**flow/run.sh**
```bash
#!/bin/bash
# the make line also repeats each setting of config.mk as NAME=value (left out here)
make -C /OpenROAD-flow-scripts/flow DESIGN_CONFIG=/design/flow/config.mk WORK_HOME=/design/flow/orfs CLKGATE_MAP_FILE= finish
```
**flow/config.mk**
```make
export PLATFORM = sky130hd
export DESIGN_NAME = ALU
export DESIGN_NICKNAME = ALU
export VERILOG_FILES = /design/flow/design.v
export SDC_FILE = /design/flow/constraint.sdc
export NUM_CORES = 4
export LEC_CHECK = 0
export CAP_MARGIN = 20
export CORE_MARGIN = 2
export CORE_UTILIZATION = 40
export PLACE_DENSITY = 0.6
export SLEW_MARGIN = 20
```
**flow/constraint.sdc**
```tcl
create_clock -name core_clock -period 15.3 [get_ports {clk}]
set_input_delay 3.0600 -clock core_clock [delete_from_list [all_inputs] [get_ports {clk}]]
set_output_delay 3.0600 -clock core_clock [all_outputs]
set_load 0.01 [all_outputs]
```
**flow/design.v**
```verilog
module ALU (
    input         clk,         
    input         rst,         
    input         i_vld,       
    input  [31:0] i_a,         
    input  [31:0] i_b,         
    input         opcode,      
    output reg [31:0] o_res,   
    output reg    o_res_vld,   
    output reg    overflow     
);
reg         i_vld_stage1;
reg [31:0]  i_a_stage1, i_b_stage1;
reg         opcode_stage1;
always @(posedge clk or posedge rst) begin
    if (rst) begin
        i_vld_stage1  <= 1'b0;
        i_a_stage1    <= 32'b0;
        i_b_stage1    <= 32'b0;
        opcode_stage1 <= 1'b0;
    end else begin
        i_vld_stage1  <= i_vld;
        i_a_stage1    <= i_a;
        i_b_stage1    <= i_b;
        opcode_stage1 <= opcode;
    end
end
reg         opcode_stage2, opcode_stage3, opcode_stage4;
always @(posedge clk or posedge rst) begin
    if (rst) begin
        opcode_stage2 <= 1'b0;
        opcode_stage3 <= 1'b0;
        opcode_stage4 <= 1'b0;
    end else begin
        opcode_stage2 <= opcode_stage1;
        opcode_stage3 <= opcode_stage2;
        opcode_stage4 <= opcode_stage3;
    end
end
wire [31:0] add_res, mul_res;
wire        add_vld, mul_vld;
wire        add_ovf,  mul_ovf;
adder_32bit adder_inst (
    .clk        (clk),
    .rst        (rst),
    .i_vld      (i_vld_stage1),
    .i_a        (i_a_stage1),
    .i_b        (i_b_stage1),
    .o_res      (add_res),
    .o_res_vld  (add_vld),
    .overflow   (add_ovf)
);
multiplier_32bit multiplier_inst (
    .clk        (clk),
    .rst        (rst),
    .i_vld      (i_vld_stage1),
    .i_a        (i_a_stage1),
    .i_b        (i_b_stage1),
    .o_res      (mul_res),
    .o_res_vld  (mul_vld),
    .overflow   (mul_ovf)
);
always @(posedge clk or posedge rst) begin
    if (rst) begin
        o_res     <= 32'b0;
        o_res_vld <= 1'b0;
        overflow  <= 1'b0;
    end else begin
        case (opcode_stage4)
            1'b0: begin   
                o_res     <= add_res;
                o_res_vld <= add_vld;
                overflow  <= add_ovf;
            end
            1'b1: begin   
                o_res     <= mul_res;
                o_res_vld <= mul_vld;
                overflow  <= mul_ovf;
            end
            default: begin
                o_res     <= 32'b0;
                o_res_vld <= 1'b0;
                overflow  <= 1'b0;
            end
        endcase
    end
end
endmodule
module adder_32bit (
    input         clk,
    input         rst,
    input  [31:0] i_a,
    input  [31:0] i_b,
    input         i_vld,
    output reg [31:0] o_res,
    output reg    o_res_vld,
    output reg    overflow
);
wire        sign_a, sign_b;
wire [7:0]  exp_a, exp_b;
wire [23:0] man_a, man_b;   
assign sign_a = i_a[31];
assign sign_b = i_b[31];
assign exp_a  = i_a[30:23];
assign exp_b  = i_b[30:23];
assign man_a = (exp_a == 8'b0) ? {1'b0, i_a[22:0]} : {1'b1, i_a[22:0]};
assign man_b = (exp_b == 8'b0) ? {1'b0, i_b[22:0]} : {1'b1, i_b[22:0]};
wire is_nan_a  = (exp_a == 8'hFF) && (|i_a[22:0]);
wire is_nan_b  = (exp_b == 8'hFF) && (|i_b[22:0]);
wire is_inf_a  = (exp_a == 8'hFF) && (i_a[22:0] == 23'b0);
wire is_inf_b  = (exp_b == 8'hFF) && (i_b[22:0] == 23'b0);
wire is_zero_a = (i_a[30:0] == 31'b0);
wire is_zero_b = (i_b[30:0] == 31'b0);
reg         i_vld_r;
reg         sign_a_r, sign_b_r;
reg  [7:0]  exp_a_r, exp_b_r;
reg  [23:0] man_a_r, man_b_r;
reg         is_nan_a_r, is_nan_b_r;
reg         is_inf_a_r, is_inf_b_r;
reg         is_zero_a_r, is_zero_b_r;
always @(posedge clk or posedge rst) begin
    if (rst) begin
        i_vld_r     <= 1'b0;
        sign_a_r    <= 1'b0; sign_b_r    <= 1'b0;
        exp_a_r     <= 8'b0; exp_b_r     <= 8'b0;
        man_a_r     <= 24'b0; man_b_r    <= 24'b0;
        is_nan_a_r  <= 1'b0; is_nan_b_r  <= 1'b0;
        is_inf_a_r  <= 1'b0; is_inf_b_r  <= 1'b0;
        is_zero_a_r <= 1'b0; is_zero_b_r <= 1'b0;
    end else begin
        i_vld_r     <= i_vld;
        sign_a_r    <= sign_a;    sign_b_r    <= sign_b;
        exp_a_r     <= exp_a;     exp_b_r     <= exp_b;
        man_a_r     <= man_a;     man_b_r     <= man_b;
        is_nan_a_r  <= is_nan_a;  is_nan_b_r  <= is_nan_b;
        is_inf_a_r  <= is_inf_a;  is_inf_b_r  <= is_inf_b;
        is_zero_a_r <= is_zero_a; is_zero_b_r <= is_zero_b;
    end
end
wire [7:0]  exp_diff;
wire [7:0]  shift_amt;
wire [23:0] man_a_aligned, man_b_aligned;
assign exp_diff = (exp_a_r > exp_b_r) ? (exp_a_r - exp_b_r) : (exp_b_r - exp_a_r);
assign shift_amt = (exp_diff > 8'd23) ? 8'd23 : exp_diff;   
assign man_a_aligned = (exp_a_r > exp_b_r) ? man_a_r : (man_a_r >> shift_amt);
assign man_b_aligned = (exp_a_r > exp_b_r) ? (man_b_r >> shift_amt) : man_b_r;
wire [7:0]  exp_larger = (exp_a_r > exp_b_r) ? exp_a_r : exp_b_r;
wire        op_add_sub;   
wire [24:0] sum_raw;      
wire        sign_sum;
assign op_add_sub = sign_a_r ^ sign_b_r;   
assign sum_raw = (sign_a_r == sign_b_r) ? 
                 {1'b0, man_a_aligned} + {1'b0, man_b_aligned} :   
                 (man_a_aligned >= man_b_aligned) ? 
                 {1'b0, man_a_aligned - man_b_aligned} :           
                 {1'b0, man_b_aligned - man_a_aligned};            
assign sign_sum = (sign_a_r == sign_b_r) ? sign_a_r :            
                  (man_a_aligned >= man_b_aligned) ? sign_a_r :  
                  sign_b_r;                                      
wire        add_nan = is_nan_a_r || is_nan_b_r ||
                      ((is_inf_a_r && is_inf_b_r) && (sign_a_r != sign_b_r));
reg         i_vld_r2;
reg [24:0]  sum_raw_r;
reg         sign_sum_r;
reg [7:0]   exp_larger_r;
reg         is_nan_r, is_inf_r, is_zero_r;
always @(posedge clk or posedge rst) begin
    if (rst) begin
        i_vld_r2    <= 1'b0;
        sum_raw_r   <= 25'b0;
        sign_sum_r  <= 1'b0;
        exp_larger_r <= 8'b0;
        is_nan_r    <= 1'b0;
        is_inf_r    <= 1'b0;
        is_zero_r   <= 1'b0;
    end else begin
        i_vld_r2    <= i_vld_r;
        sum_raw_r   <= sum_raw;
        sign_sum_r  <= sign_sum;
        exp_larger_r <= exp_larger;
        is_nan_r    <= add_nan;
        is_inf_r    <= (is_inf_a_r || is_inf_b_r) && !add_nan;
        is_zero_r   <= is_zero_a_r && is_zero_b_r;
    end
end
reg  [23:0] man_norm;
reg  [7:0]  exp_norm;
reg         overflow_norm;
always @(*) begin
    man_norm    = sum_raw_r[23:0];
    exp_norm    = exp_larger_r;
    overflow_norm = 1'b0;
    if (sum_raw_r[24:0] == 25'b0) begin
        man_norm = 24'b0;
        exp_norm = 8'b0;
    end
    else if (~sum_raw_r[24] && ~sum_raw_r[23]) begin   
        if (sum_raw_r[22]) begin
            man_norm = sum_raw_r[23:0] << 1;
            exp_norm = exp_larger_r - 1;
        end else if (sum_raw_r[21]) begin
            man_norm = sum_raw_r[23:0] << 2;
            exp_norm = exp_larger_r - 2;
        end else if (sum_raw_r[20]) begin
            man_norm = sum_raw_r[23:0] << 3;
            exp_norm = exp_larger_r - 3;
        end else if (sum_raw_r[19]) begin
            man_norm = sum_raw_r[23:0] << 4;
            exp_norm = exp_larger_r - 4;
        end else if (sum_raw_r[18]) begin
            man_norm = sum_raw_r[23:0] << 5;
            exp_norm = exp_larger_r - 5;
        end else if (sum_raw_r[17]) begin
            man_norm = sum_raw_r[23:0] << 6;
            exp_norm = exp_larger_r - 6;
        end else begin
            man_norm = sum_raw_r[23:0] << 7;
            exp_norm = exp_larger_r - 7;
        end
    end
    else if (sum_raw_r[24]) begin
        man_norm = sum_raw_r[24:1];
        exp_norm = exp_larger_r + 1;
        overflow_norm = (exp_norm == 8'hFF);   
    end
    if (exp_norm == 8'hFF) overflow_norm = 1'b1;
end
always @(posedge clk or posedge rst) begin
    if (rst) begin
        o_res     <= 32'b0;
        o_res_vld <= 1'b0;
        overflow  <= 1'b0;
    end else if (i_vld_r2) begin
        if (is_nan_r) begin
            o_res <= 32'h7FC0_0000;   
            overflow <= 1'b1;
        end
        else if (is_inf_r) begin
            o_res <= {sign_sum_r, 8'hFF, 23'b0};   
            overflow <= 1'b1;
        end
        else if (is_zero_r) begin
            o_res <= {sign_sum_r, 31'b0};   
            overflow <= 1'b0;
        end
        else if (overflow_norm) begin
            o_res <= {sign_sum_r, 8'hFF, 23'b0};   
            overflow <= 1'b1;
        end
        else begin
            o_res <= {sign_sum_r, exp_norm, man_norm[22:0]};
            overflow <= 1'b0;
        end
        o_res_vld <= 1'b1;
    end else begin
        o_res_vld <= 1'b0;
        o_res     <= 32'b0;
        overflow  <= 1'b0;
    end
end
endmodule
module multiplier_32bit (
    input         clk,
    input         rst,
    input  [31:0] i_a,
    input  [31:0] i_b,
    input         i_vld,
    output reg [31:0] o_res,
    output reg    o_res_vld,
    output reg    overflow
);
wire        sign_a, sign_b;
wire [7:0]  exp_a, exp_b;
wire [23:0] man_a, man_b;
assign sign_a = i_a[31];
assign sign_b = i_b[31];
assign exp_a  = i_a[30:23];
assign exp_b  = i_b[30:23];
assign man_a  = (exp_a == 8'b0) ? {1'b0, i_a[22:0]} : {1'b1, i_a[22:0]};
assign man_b  = (exp_b == 8'b0) ? {1'b0, i_b[22:0]} : {1'b1, i_b[22:0]};
wire is_nan_a  = (exp_a == 8'hFF) && (|i_a[22:0]);
wire is_nan_b  = (exp_b == 8'hFF) && (|i_b[22:0]);
wire is_inf_a  = (exp_a == 8'hFF) && (i_a[22:0] == 23'b0);
wire is_inf_b  = (exp_b == 8'hFF) && (i_b[22:0] == 23'b0);
wire is_zero_a = (i_a[30:0] == 31'b0);
wire is_zero_b = (i_b[30:0] == 31'b0);
reg         i_vld_r;
reg         sign_a_r, sign_b_r;
reg  [7:0]  exp_a_r, exp_b_r;
reg  [23:0] man_a_r, man_b_r;
reg         is_nan_a_r, is_nan_b_r;
reg         is_inf_a_r, is_inf_b_r;
reg         is_zero_a_r, is_zero_b_r;
always @(posedge clk or posedge rst) begin
    if (rst) begin
        i_vld_r     <= 1'b0;
        sign_a_r    <= 1'b0; sign_b_r    <= 1'b0;
        exp_a_r     <= 8'b0; exp_b_r     <= 8'b0;
        man_a_r     <= 24'b0; man_b_r    <= 24'b0;
        is_nan_a_r  <= 1'b0; is_nan_b_r  <= 1'b0;
        is_inf_a_r  <= 1'b0; is_inf_b_r  <= 1'b0;
        is_zero_a_r <= 1'b0; is_zero_b_r <= 1'b0;
    end else begin
        i_vld_r     <= i_vld;
        sign_a_r    <= sign_a;    sign_b_r    <= sign_b;
        exp_a_r     <= exp_a;     exp_b_r     <= exp_b;
        man_a_r     <= man_a;     man_b_r     <= man_b;
        is_nan_a_r  <= is_nan_a;  is_nan_b_r  <= is_nan_b;
        is_inf_a_r  <= is_inf_a;  is_inf_b_r  <= is_inf_b;
        is_zero_a_r <= is_zero_a; is_zero_b_r <= is_zero_b;
    end
end
wire [47:0] product_raw;   
wire        sign_res;
wire [7:0]  exp_raw;
wire [7:0]  exp_calc;
wire        overflow_calc;
wire [23:0] man_rounded;
wire [22:0] man_final;
assign sign_res = sign_a_r ^ sign_b_r;   
assign product_raw = man_a_r * man_b_r;  
assign exp_raw = exp_a_r + exp_b_r - 8'd127;
wire product_msb = product_raw[47];   
wire [47:0] product_shifted = product_msb ? product_raw >> 1 : product_raw;
assign exp_calc = product_msb ? exp_raw + 1 : exp_raw;
wire guard_bit    = product_shifted[23];
wire sticky_bit   = |product_shifted[22:0];
wire round_up     = guard_bit && (sticky_bit || product_shifted[24]);
assign man_rounded = product_shifted[47:24] + round_up;
wire carry_round = man_rounded[23];   
assign man_final = carry_round ? man_rounded[23:1] : man_rounded[22:0];
wire [7:0] exp_final = carry_round ? exp_calc + 1 : exp_calc;
assign overflow_calc = (exp_final == 8'hFF) || (exp_raw > 8'd254);
wire        mul_nan = is_nan_a_r || is_nan_b_r ||
                      ((is_inf_a_r && is_zero_b_r) || (is_zero_a_r && is_inf_b_r));
reg         i_vld_r2;
reg         sign_res_r;
reg [7:0]   exp_final_r;
reg [22:0]  man_final_r;
reg         overflow_calc_r;
reg         is_nan_r, is_inf_r, is_zero_r;
always @(posedge clk or posedge rst) begin
    if (rst) begin
        i_vld_r2        <= 1'b0;
        sign_res_r      <= 1'b0;
        exp_final_r     <= 8'b0;
        man_final_r     <= 23'b0;
        overflow_calc_r <= 1'b0;
        is_nan_r        <= 1'b0;
        is_inf_r        <= 1'b0;
        is_zero_r       <= 1'b0;
    end else begin
        i_vld_r2        <= i_vld_r;
        sign_res_r      <= sign_res;
        exp_final_r     <= exp_final;
        man_final_r     <= man_final;
        overflow_calc_r <= overflow_calc;
        is_nan_r        <= mul_nan;
        is_inf_r        <= (is_inf_a_r || is_inf_b_r) && !mul_nan;
        is_zero_r       <= is_zero_a_r || is_zero_b_r;
    end
end
always @(posedge clk or posedge rst) begin
    if (rst) begin
        o_res     <= 32'b0;
        o_res_vld <= 1'b0;
        overflow  <= 1'b0;
    end else if (i_vld_r2) begin
        if (is_nan_r) begin
            o_res <= 32'h7FC0_0000;   
            overflow <= 1'b1;
        end
        else if (is_inf_r) begin
            o_res <= {sign_res_r, 8'hFF, 23'b0};   
            overflow <= 1'b1;
        end
        else if (is_zero_r) begin
            o_res <= {sign_res_r, 31'b0};   
            overflow <= 1'b0;
        end
        else if (overflow_calc_r) begin
            o_res <= {sign_res_r, 8'hFF, 23'b0};   
            overflow <= 1'b1;
        end
        else begin
            o_res <= {sign_res_r, exp_final_r, man_final_r};
            overflow <= 1'b0;
        end
        o_res_vld <= 1'b1;
    end else begin
        o_res_vld <= 1'b0;
        o_res     <= 32'b0;
        overflow  <= 1'b0;
    end
end
endmodule
```
==> Changelog: implementation, run 1 <==
## Flow update

* Adder-Cell Fraction of Synth Area at 0.339
* RSZ-0062 raised after global routing: no
* Slowest stage cell on the critical path: dfrtp_1
* Die Y at roughly 320 microns
* Worst setup path startpoint: adder_inst.man_a_r[20]
* And+or+nand+nor area frac at 0.170
* Synth cell count leaders: 659 x inv_1, 528 x nand2_1, 488 x fa_1
* Setup WS pre-CTS at 5.30 ns
* Area growth syn-to-layout at 9.04%
* H-tree Lvls at 2
* CP required at 15.79 ns
* Hold path start: i_b_stage1[19]
* Synth top area share at 0.247
* Critical Path Max Stage Delay at between 1 and 1.5 ns
* Drc violations at 0
* Vias in the first global route at around 32k
* Post-layout period usage at 0.660
* Yosys stat chip area at 0.0395 sq mm
* Antenna viol nets, final at 0
* Seq/Total Area, Yosys at 0.201
* Crit path launch type: flop
* Reg2reg end: multiplier_inst.overflow_calc_r
* Drt first pass iters at 6
* Mapped Nets at 5314
* Max frequency at just under 100 MHz
* GRT Total Usage at 0.244
* Die ar. at 0.101 sq mm
* Num ports at 102
* Post-synth regs at 317
* Via Count at roughly 32k
* Most used cell, CP: fa_1
* Most frequent cell after synthesis: inv_1
* Largest combinational cell category by area: adder cells
* DR WL/cell at 21.5 microns
* Crit. End Element: flop
* PostCTS Resize Cnt at 0
* Xor/xnor share at 0.0248
* DP Area at between 0.04 and 0.05 sq mm
* Width of the die at 318 microns
* Initial antenna violation count at 5
* Core footprint at 0.0981 sq mm
* Yosys cell count at 4469
* CP Depth at 27
* Mapped cell area at 0.0395 sq mm
* WL final at around 120 mm
* Crit-path max FO at 38
* Unique masters post-synth at ~110
* Arr. time, crit path at 10.59 ns
* Run status: finished clean
* Setup TNS at 0 ns
* Reg2Reg Launch Point: adder_inst.man_a_r[20]
* First-pass GRT wire length at 191 mm
* Count of final setup violators at 0
* Worst-Margin Slew at 1.17 ns
* Post-synth mux share at 0.0350
* RePlAce Congestion at between 0.9 and 1
* Post-synth area hogs: fa_1 25%, dfrtp_1 20%, ha_1 9.2%, inv_1 6.3%, and2_1 5.0%
* Worst-path clk slew at around 0.06 ns
* Critical path type: flop to flop
* Synth area leader: fa_1
* Synthesized instance count at approximately 4.5k
* CP bufs+invs at 5
* Complex Gates by Area at 0.140
* Post-DP HPWL at 90.8 mm
* Latency at later pin at between 0.6 and 0.7 ns
* Fin worst setup slack at 5.20 ns
* Largest net degree at the start of global routing at 102
* R2R cell count at 27
* Rows at ~120
* Count of library flops with an enable pin at 0
* Avg Vias per Cell at approximately 5.5
* Max Cap Viol at 0
* Hold Path Sink: adder_inst.man_b_r[19]
* Hold bufs inserted after CTS at 0
* Relative slew margins at 0.223
* Dominant delay contributor by cell family on the critical path: adder cells
* GRT overflow at 0
* Yosys warnings at 3
* CTS tree: yes
* Reg2Reg Setup Slack at 5.20 ns
* Input/output buffers at 101
* Core Util at FP at 0.403
* Fin. Hold Viols at 0
* Critical path endpoint: multiplier_inst.overflow_calc_r
* Main flop type: dfrtp_1
* CTS Buf Count at 38
* Worst Skew at between 0.07 and 0.08 ns
* Number of nets in the layout at 5252
* Starting DRC count in detailed routing at 2726
* Min-delay worst type: flop to flop
* Total clock sinks at about 320
* Depth of the worst hold-timing path at 0
* Clock Tree Root: clkbuf_16
* Post-Syn Area per Cell at 8.84 sq um
* Log Warnings at 100
* Post-synth ARST share at 1.00
* Post-CTS setup buffers at 0
* Max Root-Sink Buffers at 3
* Min Tclk post-route at roughly 10 ns
* Final Max Tran Viols at 0
* Final Cell Area at 0.0431 sq mm
[layer usage]
| layer | vias up | share of wire | wire [microns] | global-route usage |
|---|---|---|---|---|
| li1 | 14406 | - | - | - |
| met1 | 15917 | 0.45 | 55400 | 0.349 |
| met2 | 1160 | 0.44 | 54200 | 0.379 |
| met3 | 195 | 0.077 | 9520 | 0.0402 |
| met4 | 2 | 0.030 | 3740 | 0.0732 |
| met5 | - | 0.000073 | 9 | 0 |
[layout make-up]
type                            count  area (sq um)
Clock buffer                       48          1080
Sequential cell                   317          7940
Multi-Input combinational cell   3216         28100
Antenna cell                        2          5.00
Timing Repair Buffer              173          1550
Inverter                          661          2490
Fill cell                        9612         55100
Tap cell                         1287          1610
Clock inverter                     21           320
[per-stage QoR]
step,cells,util,hold slack (ns)
after floorplan,4469,-,0.331
after CTS,5722,0.439,0.339
final,5725,0.439,0.326
after global placement,5652,0.424,0.333
after global routing,5723,0.439,0.356
after detailed placement,5653,0.425,0.335
==> run 2, diff against run 1 <==
CORE_UTILIZATION = 64   (was 40)
PLACE_DENSITY = not set   (was 0.6)
SETUP_SLACK_MARGIN = 1.9   (was not set)
clock period = 6.57 ns   (was 15.3 ns; I/O delays follow)
==> Changelog: implementation, run 2 <==
## Flow update

* Worst-Margin Slew at 1.60 ns (was 1.17 ns)
* Unique masters post-synth at 107 (unchanged)
* Number of nets in the layout at 6140 (was 5252)
* Yosys stat chip area at 0.0395 sq mm (unchanged)
* Main flop type: dfrtp_1 (unchanged)
* CTS tree: yes (unchanged)
* Reg2Reg Setup Slack at -1.84 ns (was 5.20 ns)
* RePlAce Congestion at 1.00 (was 0.930)
* Worst Skew at 0.0437 ns (was 0.0720 ns)
* Setup TNS at -91.53 ns (was 0 ns)
* Largest net degree at the start of global routing at 124 (was 102)
* Post-synth ARST share at 1.00 (unchanged)
* Critical Path Max Stage Delay at 0.59 ns (was 1.11 ns)
* Post-Syn Area per Cell at 8.84 sq um (unchanged)
* Largest combinational cell category by area: adder cells (unchanged)
* Count of library flops with an enable pin at 0 (unchanged)
* Width of the die at 252 microns (was 318 microns)
* Crit path launch type: flop (unchanged)
* Adder-Cell Fraction of Synth Area at 0.339 (unchanged)
* Rows at 91 (was 115)
* Hold Path Sink: opcode_stage2 (was adder_inst.man_b_r[19])
* Hold bufs inserted after CTS at 0 (unchanged)
* CP bufs+invs at 9 (was 5)
* Hold path start: opcode_stage1 (was i_b_stage1[19])
* First-pass GRT wire length at 211 mm (was 191 mm)
* Synth area leader: fa_1 (unchanged)
* Synth cell count leaders: 659 x inv_1, 528 x nand2_1, 488 x fa_1 (unchanged)
* Drc violations at 0 (unchanged)
* Core Util at FP at 0.644 (was 0.403)
* Dominant delay contributor by cell family on the critical path: adder cells (unchanged)
* Mapped cell area at 0.0395 sq mm (unchanged)
* Crit-path max FO at 7 (was 38)
* Min Tclk post-route at 8.41 ns (was 10.10 ns)
* Most used cell, CP: fa_1 (unchanged)
* Slowest stage cell on the critical path: fa_2 (was dfrtp_1)
* R2R cell count at 31 (was 27)
* DR WL/cell at 23.3 microns (was 21.5 microns)
* Post-layout period usage at 1.28 (was 0.660)
* GRT Total Usage at 0.427 (was 0.244)
* Post-synth area hogs: fa_1 25%, dfrtp_1 20%, ha_1 9.2%, inv_1 6.3%, and2_1 5.0% (unchanged)
* Drt first pass iters at 7 (was 6)
* Worst setup path startpoint: adder_inst.man_a_r[7] (was adder_inst.man_a_r[20])
* Synth top area share at 0.247 (unchanged)
* Max Root-Sink Buffers at 3 (unchanged)
* Mapped Nets at 5314 (unchanged)
* Starting DRC count in detailed routing at 3996 (was 2726)
* Vias in the first global route at 38.1k (was 32.0k)
* Num ports at 102 (unchanged)
* Avg Vias per Cell at 6.18 (was 5.53)
* Run status: complete, but fails checks (was finished clean)
* Final Max Tran Viols at 3 (was 0)
* Worst-path clk slew at 0.07 ns (was 0.06 ns)
* Depth of the worst hold-timing path at 0 (unchanged)
* H-tree Lvls at 1 (was 2)
* Post-synth mux share at 0.0350 (unchanged)
* Die ar. at 0.0637 sq mm (was 0.101 sq mm)
* CP Depth at 31 (was 27)
* Relative slew margins at -0.0743 (was 0.223)
* Arr. time, crit path at 8.92 ns (was 10.59 ns)
* Input/output buffers at 101 (unchanged)
* Max frequency at 119 MHz (was 99.0 MHz)
* WL final at 143 mm (was 123 mm)
* Fin. Hold Viols at 0 (unchanged)
* Min-delay worst type: flop to flop (unchanged)
* Xor/xnor share at 0.0248 (unchanged)
* Yosys cell count at 4469 (unchanged)
* Crit. End Element: flop (unchanged)
* Total clock sinks at 317 (unchanged)
* Core footprint at 0.0614 sq mm (was 0.0981 sq mm)
* Seq/Total Area, Yosys at 0.201 (unchanged)
* Latency at later pin at 0.64 ns (was 0.65 ns)
* Failing Checks: max-capacitance violations, max-slew violations, negative setup slack
* Initial antenna violation count at 17 (was 5)
* Complex Gates by Area at 0.140 (unchanged)
* Reg2Reg Launch Point: adder_inst.man_a_r[7] (was adder_inst.man_a_r[20])
* Yosys warnings at 3 (unchanged)
* Log Warnings at 112 (was 100)
* RSZ-0062 raised after global routing: yes (was no)
* Via Count at 37.8k (was 31.7k)
* Critical path type: flop to flop (unchanged)
* Post-DP HPWL at 97.5 mm (was 90.8 mm)
* GRT overflow at 0 (unchanged)
* Antenna viol nets, final at 0 (unchanged)
* Critical path endpoint: multiplier_inst.overflow_calc_r (unchanged)
* Fin worst setup slack at -1.84 ns (was 5.20 ns)
* Post-synth regs at 317 (unchanged)
* Area growth syn-to-layout at 33.7% (was 9.04%)
* Reg2reg end: multiplier_inst.overflow_calc_r (unchanged)
* Synthesized instance count at 4469 (unchanged)
* CTS Buf Count at 31 (was 38)
* Count of final setup violators at 57 (was 0)
* Die Y at 252 microns (was 318 microns)
* Max Cap Viol at 1 (was 0)
* And+or+nand+nor area frac at 0.170 (unchanged)
* Most frequent cell after synthesis: inv_1 (unchanged)
* Clock Tree Root: clkbuf_16 (unchanged)
* CP required at 7.08 ns (was 15.79 ns)
[run 2: final cells by class]
| class | count | area (sq um) |
|---|---|---|
| Multi-Input combinational cell | 3217 | 30700 |
| Timing Repair Buffer | 1067 | 9580 |
| Tap cell | 790 | 988 |
| Clock buffer | 44 | 885 |
| Inverter | 661 | 2480 |
| Fill cell | 3235 | 8540 |
| Clock inverter | 13 | 200 |
| Sequential cell | 317 | 7960 |
| Antenna cell | 8 | 20.0 |
[run 2: repair_timing]
item | 4_1_cts | 5_1_grt
endpoints found under the setup margin | 58 | 72
gates resized | 358 | 202
buffers inserted | 130 | 66
gates cloned | 11 | 1
pin swaps | 198 | 167
[run 2: through the flow]
step	instance area (sq um)	utilization	hold slack [ns]	cells	setup WS (ns)
6_report	52800	0.861	0.345	6117	-1.84
5_1_grt	52800	0.861	0.355	6110	-2.14
4_1_cts	51400	0.837	0.346	6042	-1.66
3_5_place_dp	47300	0.770	0.335	5844	-1.96
3_3_place_gp	47300	0.770	0.332	5844	-1.90
2_1_floorplan	40500	-	0.331	4469	-1.50
[run 2: per-layer routing]
layer  GRT usage  share of wire  vias up
li1            -              -    16176
met1       0.549           0.37    18438
met2       0.668           0.45     2480
met3      0.0953           0.11      721
met4       0.246          0.073       10
met5           0        0.00048        -
==> run 3, diff against run 2 <==
CORE_UTILIZATION = 72   (was 64)
SETUP_SLACK_MARGIN = 0.13   (was 1.9)
clock period = 8.23 ns   (was 6.57 ns; I/O delays follow)
==> Changelog: implementation, run 3 <==
## Flow update

* Count of library flops with an enable pin at 0 (unchanged)
* Mapped cell area at 0.0395 sq mm (unchanged)
* Yosys cell count at 4469 (unchanged)
* RePlAce Congestion at 1.02 (was 1.00)
* Rows at 85 (was 91)
* Run status: stopped before the end (was complete, but fails checks)
* Die Y at 238 microns (was 252 microns)
* Unique masters post-synth at 107 (unchanged)
* Post-synth area hogs: fa_1 25%, dfrtp_1 20%, ha_1 9.2%, inv_1 6.3%, and2_1 5.0% (unchanged)
* Post-DP HPWL at 99.1 mm (was 97.5 mm)
* Max Root-Sink Buffers at 3 (unchanged)
* Clock Tree Root: clkbuf_16 (unchanged)
* DP Area at 0.0441 sq mm (was 0.0473 sq mm)
* Synth cell count leaders: 659 x inv_1, 528 x nand2_1, 488 x fa_1 (unchanged)
* Seq/Total Area, Yosys at 0.201 (unchanged)
* Mapped Nets at 5314 (unchanged)
* Input/output buffers at 101 (unchanged)
* Die ar. at 0.0568 sq mm (was 0.0637 sq mm)
* Post-synth ARST share at 1.00 (unchanged)
* Most frequent cell after synthesis: inv_1 (unchanged)
* Synth area leader: fa_1 (unchanged)
* Synthesized instance count at 4469 (unchanged)
* Adder-Cell Fraction of Synth Area at 0.339 (unchanged)
* Placed cell count at 5414 (was 5844)
* Largest combinational cell category by area: adder cells (unchanged)
* Yosys warnings at 3 (unchanged)
* Main flop type: dfrtp_1 (unchanged)
* Yosys stat chip area at 0.0395 sq mm (unchanged)
* Post-synth mux share at 0.0350 (unchanged)
* And+or+nand+nor area frac at 0.170 (unchanged)
* Hold bufs inserted after CTS at 0 (unchanged)
* H-tree Lvls at 2 (was 1)
* Num ports at 102 (unchanged)
* Post-Syn Area per Cell at 8.84 sq um (unchanged)
* Fail Step: global routing (5_1_grt)
* Width of the die at 238 microns (was 252 microns)
* Synth top area share at 0.247 (unchanged)
* CTS Buf Count at 35 (was 31)
* Total clock sinks at 317 (unchanged)
* Post-synth regs at 317 (unchanged)
* Complex Gates by Area at 0.140 (unchanged)
* Core footprint at 0.0540 sq mm (was 0.0614 sq mm)
* Core Util at FP at 0.731 (was 0.644)
* Xor/xnor share at 0.0248 (unchanged)
==> run 3: through the flow <==
| stage | TNS, ns | hold WS [ns] | setup slack, ns | util |
|---|---|---|---|---|
| 4_1_cts | -0.703 | 0.349 | -0.123 | 0.866 |
| 3_5_place_dp | -3.11 | 0.336 | -0.268 | 0.816 |
| 3_3_place_gp | -0.864 | 0.331 | -0.129 | 0.816 |
| 2_1_floorplan | 0 | 0.331 | 0.128 | - |
==> run 3: repair_timing <==
action	CTS
pin swaps	87
cloned	2
resized	196
endpoints found under the setup margin	36
buffers inserted	71
==> run 4, diff against run 3 <==
CORE_UTILIZATION = 64   (was 72)
SETUP_SLACK_MARGIN = 2.03   (was 0.13)
clock period = 6.93 ns   (was 8.23 ns; I/O delays follow)
==> Changelog: implementation, run 4 <==
## Flow update

* Post-synth area hogs: fa_1 25%, dfrtp_1 20%, ha_1 9.2%, inv_1 6.3%, and2_1 5.0% (unchanged)
* Post-DP HPWL at 97.4 mm (was 99.1 mm)
* Largest combinational cell category by area: adder cells (unchanged)
* Input/output buffers at 101 (unchanged)
* Min Tclk post-route at 8.30 ns
* Area growth syn-to-layout at 29.3%
* Critical path endpoint: multiplier_inst.overflow_calc_r
* Hold path start: i_vld_stage1
* CTS Buf Count at 35 (unchanged)
* Count of final setup violators at 56
* Latency at later pin at 0.60 ns
* Die Y at 252 microns (was 238 microns)
* Relative slew margins at 0.190
* Critical Path Max Stage Delay at 0.58 ns
* Via Count at 36.1k
* Depth of the worst hold-timing path at 0
* Post-Layout Cell Count at around 6.0k
* Post-synth ARST share at 1.00 (unchanged)
* Synthesized instance count at 4469 (unchanged)
* Synth cell count leaders: 659 x inv_1, 528 x nand2_1, 488 x fa_1 (unchanged)
* Reg2Reg Setup Slack at -1.37 ns
* Synth area leader: fa_1 (unchanged)
* First-pass GRT wire length at 202 mm
* Clock Tree Root: clkbuf_16 (unchanged)
* Post-synth mux share at 0.0350 (unchanged)
* Fin. Hold Viols at 0
* GRT overflow at 0
* Most frequent cell after synthesis: inv_1 (unchanged)
* Total clock sinks at 317 (unchanged)
* Synth top area share at 0.247 (unchanged)
* RSZ-0062 raised after global routing: yes
* Most used cell, CP: fa_1
* Mapped Nets at 5314 (unchanged)
* Largest net degree at the start of global routing at 167
* Crit path launch type: flop
* Width of the die at 252 microns (was 238 microns)
* Seq/Total Area, Yosys at 0.201 (unchanged)
* Worst setup path startpoint: adder_inst.man_a_r[14]
* Initial antenna violation count at 17
* Drt first pass iters at 9
* Unique masters post-synth at 107 (unchanged)
* Main flop type: dfrtp_1 (unchanged)
* Complex Gates by Area at 0.140 (unchanged)
* Run status: complete, but fails checks (was stopped before the end)
* Post-Syn Area per Cell at 8.84 sq um (unchanged)
* Setup TNS at -45.83 ns
* Count of library flops with an enable pin at 0 (unchanged)
* Critical path type: flop to flop
* Hold bufs inserted after CTS at 0 (unchanged)
* Arr. time, crit path at 8.77 ns
* Dominant delay contributor by cell family on the critical path: adder cells
* Mapped cell area at 0.0395 sq mm (unchanged)
* Worst-path clk slew at about 0.060 ns
* DR WL/cell at 22.0 microns
* Fin worst setup slack at -1.37 ns
* Crit-path max FO at 11
* Failing Checks: negative setup slack
* Setup WS pre-CTS at -1.55 ns (was -0.268 ns)
* And+or+nand+nor area frac at 0.170 (unchanged)
* RePlAce Congestion at 0.986 (was 1.02)
* CTS tree: yes
* Final Max Tran Viols at 0
* CP required at 7.40 ns
* Rows at 91 (was 85)
* Crit. End Element: flop
* Log Warnings at 109
* Min-delay worst type: flop to flop
* Reg2Reg Launch Point: adder_inst.man_a_r[14]
* Die ar. at 0.0637 sq mm (was 0.0568 sq mm)
* Antenna viol nets, final at 0
* Number of nets in the layout at about 6.0k
* WL final at 132 mm
* Worst Skew at 0.0357 ns
* Max frequency at roughly 120 MHz
* Max Root-Sink Buffers at 3 (unchanged)
* Num ports at 102 (unchanged)
* Yosys warnings at 3 (unchanged)
* CP Depth at 34
* CP bufs+invs at 9
* Xor/xnor share at 0.0248 (unchanged)
* Avg Vias per Cell at 6.03
* H-tree Lvls at 2 (unchanged)
* Vias in the first global route at 36.8k
* GRT Total Usage at 0.408
* Starting DRC count in detailed routing at 3696
* Placed cell count at 5782 (was 5414)
* Max Cap Viol at 0
* Yosys cell count at 4469 (unchanged)
* Core Util at FP at 0.644 (was 0.731)
* # fillers at 3688
* Core footprint at 0.0614 sq mm (was 0.0540 sq mm)
* Post-layout period usage at 1.20
* R2R cell count at 34
* Drc violations at 0
* Hold Path Sink: multiplier_inst.i_vld_r
* Yosys stat chip area at 0.0395 sq mm (unchanged)
* Post-synth regs at 317 (unchanged)
* Worst-Margin Slew at 1.21 ns
* Slowest stage cell on the critical path: fa_1
* Adder-Cell Fraction of Synth Area at 0.339 (unchanged)
* Reg2reg end: multiplier_inst.overflow_calc_r
-- run 4: repair_timing --
action	CTS	global route
setup endpoints to repair	57	62
resized	274	139
gates cloned	5	0
pin swaps	170	99
setup buffers	99	40
-- run 4: per-layer routing --
| layer | wire [microns] | vias to the layer above | share of wire | track usage |
|---|---|---|---|---|
| li1 | - | 15934 | - | - |
| met1 | 51000 | 17823 | 0.39 | 0.539 |
| met2 | 60400 | 1873 | 0.46 | 0.645 |
| met3 | 12600 | 476 | 0.096 | 0.0801 |
| met4 | 7890 | 8 | 0.060 | 0.208 |
| met5 | 46 | - | 0.00035 | 0 |
-- run 4: final cells by class --
type                       count  area (sq um)  area share
inverter                     661          2490      0.0487
clock inverter                18           343     0.00671
antenna                        5          12.5    0.000245
multi-input combinational   3216         30100       0.590
tap                          790           988      0.0193
timing repair buffer         942          8230       0.161
sequential                   317          7950       0.156
clock buffer                  44           950      0.0186
-- run 4: through the flow --
| step | hold slack, ns | area, sq um | utilization |
|---|---|---|---|
| 2_1_floorplan | 0.331 | 40500 | - |
| 3_3_place_gp | 0.333 | 46800 | 0.762 |
| 3_5_place_dp | 0.335 | 46800 | 0.762 |
| 4_1_cts | 0.348 | 50200 | 0.818 |
| 5_1_grt | 0.351 | 51100 | 0.833 |
| 6_report | 0.349 | 51100 | 0.833 |
==> run 5, diff against run 4 <==
ABC_AREA = 1   (was not set)
CAP_MARGIN = 0   (was 20)
CORE_ASPECT_RATIO = 0.74   (was not set)
CORE_UTILIZATION = 72   (was 64)
CTS_CLUSTER_DIAMETER = 378   (was not set)
CTS_CLUSTER_SIZE = 10   (was not set)
PLACE_DENSITY_LB_ADDON = 0.02   (was not set)
SETUP_SLACK_MARGIN = 0.43   (was 2.03)
clock period = 6.26 ns   (was 6.93 ns; I/O delays follow)
==> Changelog: implementation, run 5 <==
## Flow update

* Mapped Nets at 6618 (was 5314)
* Die Y at 211 microns (was 252 microns)
* Total clock sinks at 317 (unchanged)
* Log Error: [ERROR GRT-0232] Routing congestion too high. Check the congestion heatmap in the GUI.
* H-tree Lvls at 2 (unchanged)
* Post-synth ARST share at 1.00 (unchanged)
* Hold bufs inserted after CTS at 0 (unchanged)
* Synth top area share at 0.235 (was 0.247)
* Synth cell count leaders: 1674 x nand2_1, 1294 x inv_1, 488 x fa_1 (was 659 x inv_1, 528 x nand2_1, 488 x fa_1)
* Die ar. at 0.0598 sq mm (was 0.0637 sq mm)
* Synth area leader: fa_1 (unchanged)
* Post-synth area hogs: fa_1 23%, dfrtp_1 19%, nand2_1 15%, inv_1 12%, ha_1 8.7% (was fa_1 25%, dfrtp_1 20%, ha_1 9.2%, inv_1 6.3%, and2_1 5.0%)
* Input/output buffers at 101 (unchanged)
* And+or+nand+nor area frac at 0.242 (was 0.170)
* GRT overflow at 866
* Unique masters post-synth at 60 (was 107)
* Core Util at FP at 0.731 (was 0.644)
* Clock Tree Root: clkbuf_16 (unchanged)
* GRT Total Usage at 0.916
* Yosys cell count at 5773 (was 4469)
* Most frequent cell after synthesis: nand2_1 (was inv_1)
* Main flop type: dfrtp_1 (unchanged)
* Post-DP HPWL at 122 mm (was 97.4 mm)
* Rows at 75 (was 91)
* Seq/Total Area, Yosys at 0.190 (was 0.201)
* Xor/xnor share at 0.0162 (was 0.0248)
* Largest combinational cell category by area: adder cells (unchanged)
* Num ports at 102 (unchanged)
* Core footprint at 0.0570 sq mm (was 0.0614 sq mm)
* Post-Syn Area per Cell at 7.21 sq um (was 8.84 sq um)
* Yosys stat chip area at 0.0416 sq mm (was 0.0395 sq mm)
* Yosys warnings at 3 (unchanged)
* Mapped cell area at 0.0416 sq mm (was 0.0395 sq mm)
* Run status: stopped before the end (was complete, but fails checks)
* Post-synth mux share at 0.0102 (was 0.0350)
* Complex Gates by Area at 0.0757 (was 0.140)
* Max Root-Sink Buffers at 3 (unchanged)
* Post-synth regs at 317 (unchanged)
* Adder-Cell Fraction of Synth Area at 0.321 (was 0.339)
* Fail Step: global routing (5_1_grt)
* Width of the die at 284 microns (was 252 microns)
* Synthesized instance count at 5773 (was 4469)
* RePlAce Congestion at 1.08 (was 0.986)
* Count of library flops with an enable pin at 0 (unchanged)
* CTS Buf Count at 37 (was 35)
* DP Area at 0.0476 sq mm (was 0.0468 sq mm)
==> run 5: per-layer routing <==
| layer | overflow | track usage |
|---|---|---|
| met5 | 7 | 0.670 |
| met4 | 295 | 0.957 |
| met3 | 67 | 0.821 |
| met2 | 460 | 1.02 |
| met1 | 37 | 0.894 |
==> run 5: through the flow <==
stage	worst slack (ns)	cells	hold slack [ns]	setup TNS (ns)
2_1_floorplan	-0.694	5773	0.331	-15.94
3_3_place_gp	-1.17	6908	0.332	-33.45
3_5_place_dp	-1.49	6908	0.335	-42.80
4_1_cts	-1.29	7037	0.345	-36.93
==> run 5: what timing repair did <==
item                       in CTS
gates resized                 256
setup endpoints to repair      57
setup buffers                  78
cloned                         10
pin swaps                     102
==> run 6, diff against run 5 <==
ABC_AREA = not set   (was 1)
CAP_MARGIN = 20   (was 0)
CELL_PAD_IN_SITES_DETAIL_PLACEMENT = 1   (was not set)
CORE_ASPECT_RATIO = not set   (was 0.74)
CORE_UTILIZATION = 21   (was 72)
CTS_CLUSTER_DIAMETER = not set   (was 378)
CTS_CLUSTER_SIZE = not set   (was 10)
GPL_ROUTABILITY_DRIVEN = 0   (was not set)
MAX_ROUTING_LAYER = met5   (was not set)
PLACE_DENSITY_LB_ADDON = 0.06   (was 0.02)
SETUP_SLACK_MARGIN = 0.27   (was 0.43)
SLEW_MARGIN = 5   (was 20)
clock period = 4.96 ns   (was 6.26 ns; I/O delays follow)
==> Changelog: implementation, run 6 <==
## Flow update

* Largest combinational cell category by area: adder cells (unchanged)
* Num ports at 102 (unchanged)
* Post-Layout Cell Count at around 8.0k
* Mapped Nets at 5314 (was 6618)
* Area growth syn-to-layout at 43.0%
* Rows at 159 (was 75)
* Reg2reg end: multiplier_inst.man_final_r[1]
* Count of final setup violators at ~57
* Post-layout period usage at 1.68
* CTS tree: yes
* CP Depth at 30
* Run status: complete, but fails checks (was stopped before the end)
* Final Cell Area at 0.0565 sq mm
* Via Count at around 35k
* Crit-path max FO at 6
* Clock Tree Root: clkbuf_16 (unchanged)
* Hold path start: opcode_stage2
* Post-DP HPWL at 138 mm (was 122 mm)
* Synth area leader: fa_1 (unchanged)
* Synth cell count leaders: 659 x inv_1, 528 x nand2_1, 488 x fa_1 (was 1674 x nand2_1, 1294 x inv_1, 488 x fa_1)
* Synth top area share at 0.247 (was 0.235)
* Post-synth mux share at 0.0350 (was 0.0102)
* Yosys stat chip area at 0.0395 sq mm (was 0.0416 sq mm)
* DR WL/cell at between 20 and 25 microns
* Setup WS pre-CTS at -3.78 ns (was -1.49 ns)
* Number of nets in the layout at around 6.3k
* WL final at 167 mm
* Drt first pass iters at 5
* CP required at 5.44 ns
* Fin. Hold Viols at 0
* Met2 usage at 0.272
* Most used cell, CP: fa_1
* DP Area at 0.0510 sq mm (was 0.0476 sq mm)
* Failing Checks: negative setup slack
* Die ar. at 0.192 sq mm (was 0.0598 sq mm)
* And+or+nand+nor area frac at 0.170 (was 0.242)
* Dominant delay contributor by cell family on the critical path: adder cells
* Xor/xnor share at 0.0248 (was 0.0162)
* H-tree Lvls at 2 (unchanged)
* Seq/Total Area, Yosys at 0.201 (was 0.190)
* Max Cap Viol at 0
* Max frequency at 120 MHz
* Hold Path Sink: opcode_stage3
* Mapped cell area at 0.0395 sq mm (was 0.0416 sq mm)
* GRT overflow at 0
* Arr. time, crit path at approximately 8.8 ns
* Final Max Tran Viols at 0
* Log Warnings at roughly 100
* Critical Path Max Stage Delay at ~0.57 ns
* Total clock sinks at 317 (unchanged)
* Adder-Cell Fraction of Synth Area at 0.339 (was 0.321)
* Post-synth regs at 317 (unchanged)
* Input/output buffers at 101 (unchanged)
* CTS Buf Count at 37 (unchanged)
* Hold bufs inserted after CTS at 0 (unchanged)
* Depth of the worst hold-timing path at 0
* Unique masters post-synth at 107 (was 60)
* Slowest stage cell on the critical path: fa_1
* Most frequent cell after synthesis: inv_1 (was nand2_1)
* GRT Total Usage at 0.172
* Avg Vias per Cell at about 4.3
* Core footprint at 0.187 sq mm (was 0.0570 sq mm)
* RSZ-0062 raised after global routing: yes
* Largest net degree at the start of global routing at 115
* Count of library flops with an enable pin at 0 (unchanged)
* Crit path launch type: flop
* Reg2Reg Launch Point: adder_inst.man_b_r[2]
* Crit. End Element: flop
* Placed cell count at 7723 (was 6908)
* Hold slack final at 0.348 ns
* Max Root-Sink Buffers at 3 (unchanged)
* Antenna viol nets, final at 0
* Reg2Reg Setup Slack at -3.37 ns
* CP bufs+invs at 10
* Complex Gates by Area at 0.140 (was 0.0757)
* GR Util met3 at 0.0182
* Vias in the first global route at 37.7k
* Yosys warnings at 3 (unchanged)
* Initial antenna violation count at 9
* Drc violations at 0
* Width of the die at 438 microns (was 284 microns)
* First-pass GRT wire length at 249 mm
* Die Y at 438 microns (was 211 microns)
* R2R cell count at 30
* GR peak layer: met2
* Fin worst setup slack at -3.37 ns
* Worst Skew at 0.0259 ns
* Min-delay worst type: flop to flop
* Critical path type: flop to flop
* Starting DRC count in detailed routing at 1540
* Core Util at FP at 0.211 (was 0.731)
* Post-Syn Area per Cell at 8.84 sq um (was 7.21 sq um)
* Min Tclk post-route at 8.33 ns
* Setup TNS at -163.38 ns
* Yosys cell count at 4469 (was 5773)
* Grt met1 use at 0.250
* Relative slew margins at 0.284
* Worst-path clk slew at 0.07 ns
* Post-synth ARST share at 1.00 (unchanged)
* Worst-Margin Slew at 1.07 ns
* Post-synth area hogs: fa_1 25%, dfrtp_1 20%, ha_1 9.2%, inv_1 6.3%, and2_1 5.0% (was fa_1 23%, dfrtp_1 19%, nand2_1 15%, inv_1 12%, ha_1 8.7%)
* Main flop type: dfrtp_1 (unchanged)
* Critical path endpoint: multiplier_inst.man_final_r[1]
* Latency at later pin at a little over 0.6 ns
* Worst setup path startpoint: adder_inst.man_b_r[2]
* Synthesized instance count at 4469 (was 5773)
-- run 6: repair_timing --
| item | 4_1_cts | 5_1_grt |
|---|---|---|
| buffers inserted | 98 | 54 |
| gates resized | 395 | 258 |
| gates cloned | 4 | 5 |
| pin swaps | 185 | 185 |
| setup endpoints to repair | 58 | 69 |
| hold endpoints to repair | 0 | 0 |
-- run 6: per-stage QoR --
stage	utilization
finish	0.301
global route	0.301
CTS	0.293
detailed placement	0.272
global placement	0.272
floorplan	-
-- run 6: metal layers --
metal | wire, microns | share of wire
met3 | 4660 | 0.028
met1 | 83000 | 0.50
met4 | 3830 | 0.023
met5 | 13 | 0.000078
met2 | 75100 | 0.45
-- run 6: area by class of cell --
type | instances | area (sq um)
antenna | 4 | 10.0
timing repair buffer | 1195 | 10900
fill | 21589 | 131000
tap | 2495 | 3120
multi-input combinational | 3216 | 30800
sequential | 317 | 7950
clock buffer | 54 | 1100
clock inverter | 14 | 151
inverter | 661 | 2480
==> run 7, diff against run 6 <==
CELL_PAD_IN_SITES_DETAIL_PLACEMENT = not set   (was 1)
CORE_UTILIZATION = 23   (was 21)
GPL_ROUTABILITY_DRIVEN = not set   (was 0)
MAX_ROUTING_LAYER = not set   (was met5)
PLACE_DENSITY = 0.6   (was not set)
PLACE_DENSITY_LB_ADDON = not set   (was 0.06)
SETUP_SLACK_MARGIN = not set   (was 0.27)
SLEW_MARGIN = 20   (was 5)
clock period = 9.31 ns   (was 4.96 ns; I/O delays follow)
==> Changelog: implementation, run 7 <==
## Flow update

* Run status: finished clean (was complete, but fails checks)
* Crit. End Element: flop (unchanged)
* Depth of the worst hold-timing path at 0 (unchanged)
* Starting DRC count in detailed routing at 2818 (was 1540)
* CP required at 9.77 ns (was 5.44 ns)
* Worst-Margin Slew at 1.11 ns (was 1.07 ns)
* Post-layout period usage at 0.954 (was 1.68)
* Synth cell count leaders: 659 x inv_1, 528 x nand2_1, 488 x fa_1 (unchanged)
* Slowest stage cell on the critical path: or4b_1 (was fa_1)
* Via Count at 32.1k (was 34.6k)
* Antenna viol nets, final at 0 (unchanged)
* Relative slew margins at 0.257 (was 0.284)
* Num ports at 102 (unchanged)
* And+or+nand+nor area frac at 0.170 (unchanged)
* Hold bufs inserted after CTS at 0 (unchanged)
* Core footprint at 0.171 sq mm (was 0.187 sq mm)
* Min-delay worst type: flop to flop (unchanged)
* Xor/xnor share at 0.0248 (unchanged)
* First-pass GRT wire length at 189 mm (was 249 mm)
* Avg Vias per Cell at 4.73 (was 4.34)
* GRT overflow at 0 (unchanged)
* Yosys warnings at 3 (unchanged)
* Largest combinational cell category by area: adder cells (unchanged)
* Crit-path max FO at 8 (was 6)
* Hold path start: opcode_stage1 (was opcode_stage2)
* Max Cap Viol at 0 (unchanged)
* Crit path launch type: flop (unchanged)
* Area growth syn-to-layout at 13.8% (was 43.0%)
* Initial antenna violation count at 2 (was 9)
* Mapped Nets at 5314 (unchanged)
* Reg2Reg Launch Point: adder_inst.man_a_r[8] (was adder_inst.man_b_r[2])
* Vias in the first global route at 32.3k (was 37.7k)
* Arr. time, crit path at 9.35 ns (was 8.81 ns)
* Synth area leader: fa_1 (unchanged)
* Max frequency at 113 MHz (was 120 MHz)
* CP bufs+invs at 5 (was 10)
* R2R cell count at 27 (was 30)
* Adder-Cell Fraction of Synth Area at 0.339 (unchanged)
* Diode count at 0 (was 4)
* Setup TNS at 0 ns (was -163.38 ns)
* Yosys cell count at 4469 (unchanged)
* CP Depth at 27 (was 30)
* Post-synth regs at 317 (unchanged)
* Max Root-Sink Buffers at 3 (unchanged)
* Reg2Reg Setup Slack at 0.42 ns (was -3.37 ns)
* Hold slack final at 0.347 ns (was 0.348 ns)
* RSZ-0062 raised after global routing: no (was yes)
* Mapped cell area at 0.0395 sq mm (unchanged)
* Input/output buffers at 101 (unchanged)
* Most frequent cell after synthesis: inv_1 (unchanged)
* # fillers at 18.3k (was 21.6k)
* Most used cell, CP: fa_1 (unchanged)
* DP Area at 0.0438 sq mm (was 0.0510 sq mm)
* Post-Layout Cell Count at 6782 (was 7956)
* Critical Path Max Stage Delay at 0.78 ns (was 0.57 ns)
* Post-synth area hogs: fa_1 25%, dfrtp_1 20%, ha_1 9.2%, inv_1 6.3%, and2_1 5.0% (unchanged)
* GRT Total Usage at 0.137 (was 0.172)
* Die Y at 418 microns (was 438 microns)
* Complex Gates by Area at 0.140 (unchanged)
* Worst Skew at 0.0357 ns (was 0.0259 ns)
* Width of the die at 418 microns (was 438 microns)
* Final Max Tran Viols at 0 (unchanged)
* Drt first pass iters at 6 (was 5)
* Placed cell count at 6721 (was 7723)
* Log Warnings at 99 (was 103)
* Latency at later pin at 0.57 ns (was 0.62 ns)
* CTS tree: yes (unchanged)
* Drc violations at 0 (unchanged)
* Critical path type: flop to flop (unchanged)
* Final Cell Area at 0.0450 sq mm (was 0.0565 sq mm)
* Worst setup path startpoint: adder_inst.man_a_r[8] (was adder_inst.man_b_r[2])
* Hold Path Sink: opcode_stage2 (was opcode_stage3)
* Largest net degree at the start of global routing at 144 (was 115)
* Total clock sinks at 317 (unchanged)
* Clock Tree Root: clkbuf_16 (unchanged)
* Post-DP HPWL at 97.3 mm (was 138 mm)
* Synthesized instance count at 4469 (unchanged)
* Post-synth ARST share at 1.00 (unchanged)
* Post-Syn Area per Cell at 8.84 sq um (unchanged)
* Fin. Hold Viols at 0 (unchanged)
* Count of final setup violators at 0 (was 57)
* DR WL/cell at 17.9 microns (was 20.9 microns)
* Critical path endpoint: multiplier_inst.overflow_calc_r (was multiplier_inst.man_final_r[1])
* Unique masters post-synth at 107 (unchanged)
* Reg2reg end: multiplier_inst.overflow_calc_r (was multiplier_inst.man_final_r[1])
* Main flop type: dfrtp_1 (unchanged)
* RePlAce Congestion at roughly 0.94
* Core Util at FP at 0.231 (was 0.211)
* CTS Buf Count at 34 (was 37)
* Min Tclk post-route at 8.89 ns (was 8.33 ns)
* Dominant delay contributor by cell family on the critical path: adder cells (unchanged)
* Rows at 152 (was 159)
* Yosys stat chip area at 0.0395 sq mm (unchanged)
* WL final at 121 mm (was 167 mm)
* Worst-path clk slew at 0.06 ns (was 0.07 ns)
* Post-synth mux share at 0.0350 (unchanged)
* Synth top area share at 0.247 (unchanged)
* Count of library flops with an enable pin at 0 (unchanged)
* Die ar. at 0.175 sq mm (was 0.192 sq mm)
* Number of nets in the layout at 5369 (was 6273)
* Seq/Total Area, Yosys at 0.201 (unchanged)
* H-tree Lvls at 2 (unchanged)
run 7: timing repair:
action	4_1_cts	5_1_grt
setup buffers	0	0
gates resized	0	26
endpoints found under the setup margin	0	36
run 7: area by class of cell:
class                           count  area, sq um  area share
Clock buffer                       46          947      0.0211
Inverter                          661         2480      0.0553
Multi-Input combinational cell   3216        28100       0.625
Sequential cell                   317         7960       0.177
Timing Repair Buffer              294         2520      0.0561
Tap cell                         2233         2790      0.0621
Clock inverter                     15          141     0.00314
run 7: per-layer routing:
metal  wire [microns]  global-route usage
met5                7                   0
met1            55900               0.197
met2            52900               0.210
met4             3350              0.0360
met3             9080              0.0221
run 7: metrics by stage:
step                 util  setup WS (ns)
floorplan               -          0.368
global placement    0.256          0.175
detailed placement  0.256          0.183
CTS                 0.262          0.174
global route        0.263         0.0206
finish              0.263          0.424
==> run 8, diff against run 7 <==
CAP_MARGIN = 10   (was 20)
CORE_UTILIZATION = 70   (was 23)
CTS_CLUSTER_SIZE = 33   (was not set)
GPL_ROUTABILITY_DRIVEN = 1   (was not set)
MAX_ROUTING_LAYER = met5   (was not set)
PLACE_DENSITY = not set   (was 0.6)
SETUP_SLACK_MARGIN = -0.51   (was not set)
clock period = 5.2 ns   (was 9.31 ns; I/O delays follow)
==> Changelog: implementation, run 8 <==
## Flow update

* Rows at 87 (was 152)
* Unique masters post-synth at 107 (unchanged)
* Input/output buffers at 101 (unchanged)
* Total clock sinks at 317 (unchanged)
* Post-synth regs at 317 (unchanged)
* Xor/xnor share at 0.0248 (unchanged)
* Yosys warnings at 3 (unchanged)
* Mapped Nets at 5314 (unchanged)
* Log Error: [ERROR GRT-0232] Routing congestion too high. Check the congestion heatmap in the GUI.
* GRT Total Usage at 0.760
* Clock Tree Root: clkbuf_16 (unchanged)
* Synth area leader: fa_1 (unchanged)
* GRT overflow at 57
* Largest combinational cell category by area: adder cells (unchanged)
* Core Util at FP at 0.705 (was 0.231)
* Post-synth mux share at 0.0350 (unchanged)
* Most frequent cell after synthesis: inv_1 (unchanged)
* DP Area at 0.0476 sq mm (was 0.0438 sq mm)
* Die ar. at 0.0584 sq mm (was 0.175 sq mm)
* Synth top area share at 0.247 (unchanged)
* Complex Gates by Area at 0.140 (unchanged)
* Run status: stopped before the end (was finished clean)
* Synth cell count leaders: 659 x inv_1, 528 x nand2_1, 488 x fa_1 (unchanged)
* Max Root-Sink Buffers at 3 (unchanged)
* Width of the die at 242 microns (was 418 microns)
* Yosys stat chip area at 0.0395 sq mm (unchanged)
* Post-synth area hogs: fa_1 25%, dfrtp_1 20%, ha_1 9.2%, inv_1 6.3%, and2_1 5.0% (unchanged)
* Post-Syn Area per Cell at 8.84 sq um (unchanged)
* Main flop type: dfrtp_1 (unchanged)
* RePlAce Congestion at 1.01 (was 0.940)
* Synthesized instance count at 4469 (unchanged)
* Post-DP HPWL at 109 mm (was 97.3 mm)
* CTS Buf Count at 36 (was 34)
* H-tree Lvls at 2 (unchanged)
* Adder-Cell Fraction of Synth Area at 0.339 (unchanged)
* Count of library flops with an enable pin at 0 (unchanged)
* Num ports at 102 (unchanged)
* Fail Step: global routing (5_1_grt)
* Seq/Total Area, Yosys at 0.201 (unchanged)
* Post-synth ARST share at 1.00 (unchanged)
* Yosys cell count at 4469 (unchanged)
* Core footprint at 0.0561 sq mm (was 0.171 sq mm)
* And+or+nand+nor area frac at 0.170 (unchanged)
* Mapped cell area at 0.0395 sq mm (unchanged)
* Die Y at 242 microns (was 418 microns)
## run 8: metrics by stage
stage / worst slack (ns) / instances
after floorplan: -2.86 / 4469
after global placement: -3.05 / 5877
after detailed placement: -3.23 / 5877
after CTS: -3.01 / 6095
## run 8: timing repair
item | 4_1_cts
setup buffers | 174
hold buffers | 0
cloned | 3
setup endpoints to repair | 57
gates resized | 532
pin swaps | 217
## run 8: per-layer routing
layer  track usage  GRT overflow
met1         0.753             0
met5         0.326             0
met2         0.927            31
met4         0.758            24
met3         0.611             2
==> run 9, diff against run 8 <==
CAP_MARGIN = 20   (was 10)
CORE_UTILIZATION = 72   (was 70)
CTS_CLUSTER_DIAMETER = 27   (was not set)
CTS_CLUSTER_SIZE = 42   (was 33)
GPL_ROUTABILITY_DRIVEN = not set   (was 1)
MAX_ROUTING_LAYER = not set   (was met5)
SETUP_SLACK_MARGIN = 1.12   (was -0.51)
clock period = 6.48 ns   (was 5.2 ns; I/O delays follow)
==> Changelog: implementation, run 9 <==
## Flow update

* Run status: stopped before the end (unchanged)
* Fail Step: clock tree synthesis (4_1_cts) (was global routing (5_1_grt))
* Log Error: [ERROR DPL-0033] detailed placement checks failed during check placement. (was [ERROR GRT-0232] Routing congestion too high. Check the congestion heatmap in the GUI.)
* Post-Syn Area per Cell at 8.84 sq um (unchanged)
* Core footprint at 0.0540 sq mm (was 0.0561 sq mm)
* Mapped cell area at 0.0395 sq mm (unchanged)
* Post-synth mux share at 0.0350 (unchanged)
* Count of library flops with an enable pin at 0 (unchanged)
* Yosys cell count at 4469 (unchanged)
* Rows at 85 (was 87)
* Die Y at 238 microns (was 242 microns)
* Width of the die at 238 microns (was 242 microns)
* Synth cell count leaders: 659 x inv_1, 528 x nand2_1, 488 x fa_1 (unchanged)
* Xor/xnor share at 0.0248 (unchanged)
* And+or+nand+nor area frac at 0.170 (unchanged)
* Post-DP HPWL at 107 mm (was 109 mm)
* Post-synth regs at 317 (unchanged)
* Die ar. at 0.0568 sq mm (was 0.0584 sq mm)
* Core Util at FP at 0.731 (was 0.705)
* Complex Gates by Area at 0.140 (unchanged)
* Post-synth area hogs: fa_1 25%, dfrtp_1 20%, ha_1 9.2%, inv_1 6.3%, and2_1 5.0% (unchanged)
* Synth top area share at 0.247 (unchanged)
* Mapped Nets at 5314 (unchanged)
* Most frequent cell after synthesis: inv_1 (unchanged)
* RePlAce Congestion at 1.05 (was 1.01)
* Input/output buffers at 101 (unchanged)
* Synthesized instance count at 4469 (unchanged)
* Post-synth ARST share at 1.00 (unchanged)
* Yosys warnings at 3 (unchanged)
* Largest combinational cell category by area: adder cells (unchanged)
* Num ports at 102 (unchanged)
* Yosys stat chip area at 0.0395 sq mm (unchanged)
* Seq/Total Area, Yosys at 0.201 (unchanged)
* Main flop type: dfrtp_1 (unchanged)
* Adder-Cell Fraction of Synth Area at 0.339 (unchanged)
* Unique masters post-synth at 107 (unchanged)
* Synth area leader: fa_1 (unchanged)
* Setup WS pre-CTS at -2.17 ns (was -3.23 ns)
-- run 9: stage by stage --
stage	setup TNS [ns]	instances	hold WS (ns)	instance area [sq um]
2_1_floorplan	-41.52	4469	0.331	40500
3_3_place_gp	-75.84	5761	0.331	47100
3_5_place_dp	-84.02	5761	0.335	47100
